==> flow/design.v <==
`timescale 1ns / 1ps
module rrc_filter #(
	parameter WIDTH = 9
)(
	input logic clk,
	input logic rst,
	input logic signed [WIDTH-1:0] filter_in,
	output logic signed [WIDTH-1:0] filter_out
);
	logic signed [WIDTH-1:0] shift_reg_out [0:31];
	logic signed [2*WIDTH-1:0] mul_sum [0:32];
	logic signed [23:0] acc_sum;
	integer i;
	always @(posedge clk or posedge rst) begin
		if(rst) begin
			for(i = 0; i < 32; i=i+1) begin
				shift_reg_out[i] <= 9'b0;
			end
		end
		else begin
			shift_reg_out[0] <= filter_in;
			for(i = 0; i < 31; i=i+1) begin
				shift_reg_out[i+1] <= shift_reg_out[i];
			end
		end
	end
	multiplier_9b #(.WIDTH(9)) MUL0(.mul_in(filter_in), .coefficient(9'd0), .mul_out(mul_sum[0]));
	multiplier_9b #(.WIDTH(9)) MUL1(.mul_in(shift_reg_out[0]), .coefficient(-9'd1), .mul_out(mul_sum[1]));
	multiplier_9b #(.WIDTH(9)) MUL2(.mul_in(shift_reg_out[1]), .coefficient(9'd1),.mul_out(mul_sum[2]));
	multiplier_9b #(.WIDTH(9)) MUL3(.mul_in(shift_reg_out[2]), .coefficient(9'd0),.mul_out(mul_sum[3]));
	multiplier_9b #(.WIDTH(9)) MUL4(.mul_in(shift_reg_out[3]), .coefficient(-9'd1),.mul_out(mul_sum[4]));
	multiplier_9b #(.WIDTH(9)) MUL5(.mul_in(shift_reg_out[4]), .coefficient(9'd2),.mul_out(mul_sum[5]));
	multiplier_9b #(.WIDTH(9)) MUL6(.mul_in(shift_reg_out[5]), .coefficient(9'd0),.mul_out(mul_sum[6]));
	multiplier_9b #(.WIDTH(9)) MUL7(.mul_in(shift_reg_out[6]), .coefficient(-9'd2),.mul_out(mul_sum[7]));
	multiplier_9b #(.WIDTH(9)) MUL8(.mul_in(shift_reg_out[7]), .coefficient(9'd2),.mul_out(mul_sum[8]));
	multiplier_9b #(.WIDTH(9)) MUL9(.mul_in(shift_reg_out[8]), .coefficient(9'd0),.mul_out(mul_sum[9]));
	multiplier_9b #(.WIDTH(9)) MUL10(.mul_in(shift_reg_out[9]), .coefficient(-9'd6),.mul_out(mul_sum[10]));
	multiplier_9b #(.WIDTH(9)) MUL11(.mul_in(shift_reg_out[10]), .coefficient(9'd8),.mul_out(mul_sum[11]));
	multiplier_9b #(.WIDTH(9)) MUL12(.mul_in(shift_reg_out[11]), .coefficient(9'd10),.mul_out(mul_sum[12]));
	multiplier_9b #(.WIDTH(9)) MUL13(.mul_in(shift_reg_out[12]), .coefficient(-9'd28),.mul_out(mul_sum[13]));
	multiplier_9b #(.WIDTH(9)) MUL14(.mul_in(shift_reg_out[13]), .coefficient(-9'd14),.mul_out(mul_sum[14]));
	multiplier_9b #(.WIDTH(9)) MUL15(.mul_in(shift_reg_out[14]), .coefficient(9'd111),.mul_out(mul_sum[15]));
	multiplier_9b #(.WIDTH(9)) MUL16(.mul_in(shift_reg_out[15]), .coefficient(9'd196),.mul_out(mul_sum[16]));
	multiplier_9b #(.WIDTH(9)) MUL17(.mul_in(shift_reg_out[16]), .coefficient(9'd111),.mul_out(mul_sum[17]));
	multiplier_9b #(.WIDTH(9)) MUL18(.mul_in(shift_reg_out[17]), .coefficient(-9'd14),.mul_out(mul_sum[18]));
	multiplier_9b #(.WIDTH(9)) MUL19(.mul_in(shift_reg_out[18]), .coefficient(-9'd28),.mul_out(mul_sum[19]));
	multiplier_9b #(.WIDTH(9)) MUL20(.mul_in(shift_reg_out[19]), .coefficient(9'd10),.mul_out(mul_sum[20]));
	multiplier_9b #(.WIDTH(9)) MUL21(.mul_in(shift_reg_out[20]), .coefficient(9'd8),.mul_out(mul_sum[21]));
	multiplier_9b #(.WIDTH(9)) MUL22(.mul_in(shift_reg_out[21]), .coefficient(-9'd6),.mul_out(mul_sum[22]));
	multiplier_9b #(.WIDTH(9)) MUL23(.mul_in(shift_reg_out[22]), .coefficient(9'd0),.mul_out(mul_sum[23]));
	multiplier_9b #(.WIDTH(9)) MUL24(.mul_in(shift_reg_out[23]), .coefficient(9'd2),.mul_out(mul_sum[24]));
	multiplier_9b #(.WIDTH(9)) MUL25(.mul_in(shift_reg_out[24]), .coefficient(-9'd2),.mul_out(mul_sum[25]));
	multiplier_9b #(.WIDTH(9)) MUL26(.mul_in(shift_reg_out[25]), .coefficient(9'd0),.mul_out(mul_sum[26]));
	multiplier_9b #(.WIDTH(9)) MUL27(.mul_in(shift_reg_out[26]), .coefficient(9'd2),.mul_out(mul_sum[27]));
	multiplier_9b #(.WIDTH(9)) MUL28(.mul_in(shift_reg_out[27]), .coefficient(-9'd1),.mul_out(mul_sum[28]));
	multiplier_9b #(.WIDTH(9)) MUL29(.mul_in(shift_reg_out[28]), .coefficient(9'd0),.mul_out(mul_sum[29]));
	multiplier_9b #(.WIDTH(9)) MUL30(.mul_in(shift_reg_out[29]), .coefficient(9'd1),.mul_out(mul_sum[30]));
	multiplier_9b #(.WIDTH(9)) MUL31(.mul_in(shift_reg_out[30]), .coefficient(-9'd1),.mul_out(mul_sum[31]));
	multiplier_9b #(.WIDTH(9)) MUL32(.mul_in(shift_reg_out[31]), .coefficient(9'd0),.mul_out(mul_sum[32]));
	always_comb begin : accumulate_sum
		acc_sum = mul_sum[0] + mul_sum[1] + mul_sum[2] + mul_sum[3] + mul_sum[4] + 
		mul_sum[5] + mul_sum[6] + mul_sum[7] + mul_sum[8] + mul_sum[9] + 
		mul_sum[10] + mul_sum[11] + mul_sum[12] + mul_sum[13] + mul_sum[14] + 
		mul_sum[15] + mul_sum[16] + mul_sum[17] + mul_sum[18] + mul_sum[19] + 
		mul_sum[20] + mul_sum[21] + mul_sum[22] + mul_sum[23] + mul_sum[24] + 
		mul_sum[25] + mul_sum[26] + mul_sum[27] + mul_sum[28] + mul_sum[29] + 
		mul_sum[30] + mul_sum[31] + mul_sum[32];  
	end
	logic signed [15:0] trunc_frac_sum;
	assign trunc_frac_sum = acc_sum[23:8];
	always_ff @( posedge clk or posedge rst ) begin : blockName
		if(rst) begin
			filter_out <= 0;
		end
		else if(trunc_frac_sum > 255) begin
			filter_out <= 255;
		end
		else if(trunc_frac_sum < -256) begin
			filter_out <= -256;
		end
		else begin
			filter_out <= trunc_frac_sum;
		end
	end
endmodule
module multiplier_9b #(
	parameter WIDTH = 9
)(
	input logic signed [WIDTH-1:0] mul_in,
	input logic signed [WIDTH-1:0] coefficient,
	output logic signed [2*WIDTH-1:0] mul_out
);
	assign mul_out = mul_in * coefficient;
endmodule
export LEC_CHECK = 0
export ABC_AREA = 0
export CAP_MARGIN = 30
export CELL_PAD_IN_SITES_DETAIL_PLACEMENT = 1
export CELL_PAD_IN_SITES_GLOBAL_PLACEMENT = 0
export CORE_ASPECT_RATIO = 0.54
export CORE_MARGIN = 9
export CORE_UTILIZATION = 38
export CTS_CLUSTER_SIZE = 22
export GPL_ROUTABILITY_DRIVEN = 0
export GPL_TIMING_DRIVEN = 0
export MIN_ROUTING_LAYER = met1
export PLACE_DENSITY_LB_ADDON = 0.26
export SLEW_MARGIN = 20
create_clock -name core_clock -period 17.7 [get_ports {clk}]
run.sh (not shown) runs the stock make flow with config.mk's settings and CLKGATE_MAP_FILE=.
The baseline finished with timing, DRC and antenna clean.
Rerun with:
ABC_AREA = default   (was 0)
CAP_MARGIN = 20   (was 30)
CELL_PAD_IN_SITES_DETAIL_PLACEMENT = default   (was 1)
CELL_PAD_IN_SITES_GLOBAL_PLACEMENT = default   (was 0)
CORE_ASPECT_RATIO = default   (was 0.54)
CORE_MARGIN = 2   (was 9)
CTS_CLUSTER_SIZE = default   (was 22)
GPL_ROUTABILITY_DRIVEN = default   (was 0)
GPL_TIMING_DRIVEN = default   (was 0)
MIN_ROUTING_LAYER = default   (was met1)
PLACE_DENSITY_LB_ADDON = default   (was 0.26)
clock period = 10.2 ns   (was 17.7 ns; I/O delays follow)
Register-to-register slack is worse by 5700 ps.
Cell count is higher by 1.6%.
Worst hold slack hardly moves.
Sequential share of layout area falls by 0.95 points.
Rerun with:
ABC_AREA = 1   (was default)
CORE_UTILIZATION = 72   (was 38)
CTS_CLUSTER_DIAMETER = 205   (was default)
CTS_CLUSTER_SIZE = 25   (was default)
PLACE_DENSITY_LB_ADDON = 0.05   (was default)
clock period = 6.91 ns   (was 10.2 ns; I/O delays follow)
The changed run completed, yet does not pass: negative setup slack.
Routed wire length went up by 21%.
Fmax went up by 8.0%.
Non-clock buffer count climbs by 318.
Worst setup slack loses 2600 ps.
Synthesized area rose by 1.1%.
Clock-buffer cell count shrinks by 24.
Global-route usage increases by 21 points.
Sequential share of layout area goes down by 1.6 points.
Rerun with:
CTS_CLUSTER_DIAMETER = default   (was 205)
CTS_CLUSTER_SIZE = default   (was 25)
PLACE_DENSITY_LB_ADDON = 0.06   (was 0.05)
clock period = 7.31 ns   (was 6.91 ns; I/O delays follow)
After rerunning: The changed run finished but fails on negative setup slack; fmax is about the same; setup slack improved by 430 ps; synthesized area is unchanged; non-clock buffer count falls by 6; die size does not change; core utilization grows by 1.8 points; sequential share of layout area went down by 0.46 points; via count rises by 3.2%; final area goes up by 2.1%; wire length increases by 9.4%.
Rerun with:
ABC_AREA = default   (was 1)
PLACE_DENSITY_LB_ADDON = 0.18   (was 0.06)
SETUP_SLACK_MARGIN = 1.51   (was default)
clock period = 10.5 ns   (was 7.31 ns; I/O delays follow)
=>
- This time the run completed with no timing, DRC or antenna violations
- sequential share of layout area went up by 2.3 points
- register-to-register slack gains 2300 ps
Rerun with:
CORE_UTILIZATION = 40   (was 72)
PLACE_DENSITY_LB_ADDON = default   (was 0.18)
SETUP_SLACK_MARGIN = default   (was 1.51)
clock period = 10.2 ns   (was 10.5 ns; I/O delays follow)
The new run passed the timing, design-rule and antenna checks.
Cell count increases by 14%.
Register-to-register slack loses 220 ps.
Global-route usage decreases by 18 points.
Wire length decreases by 8.6%.
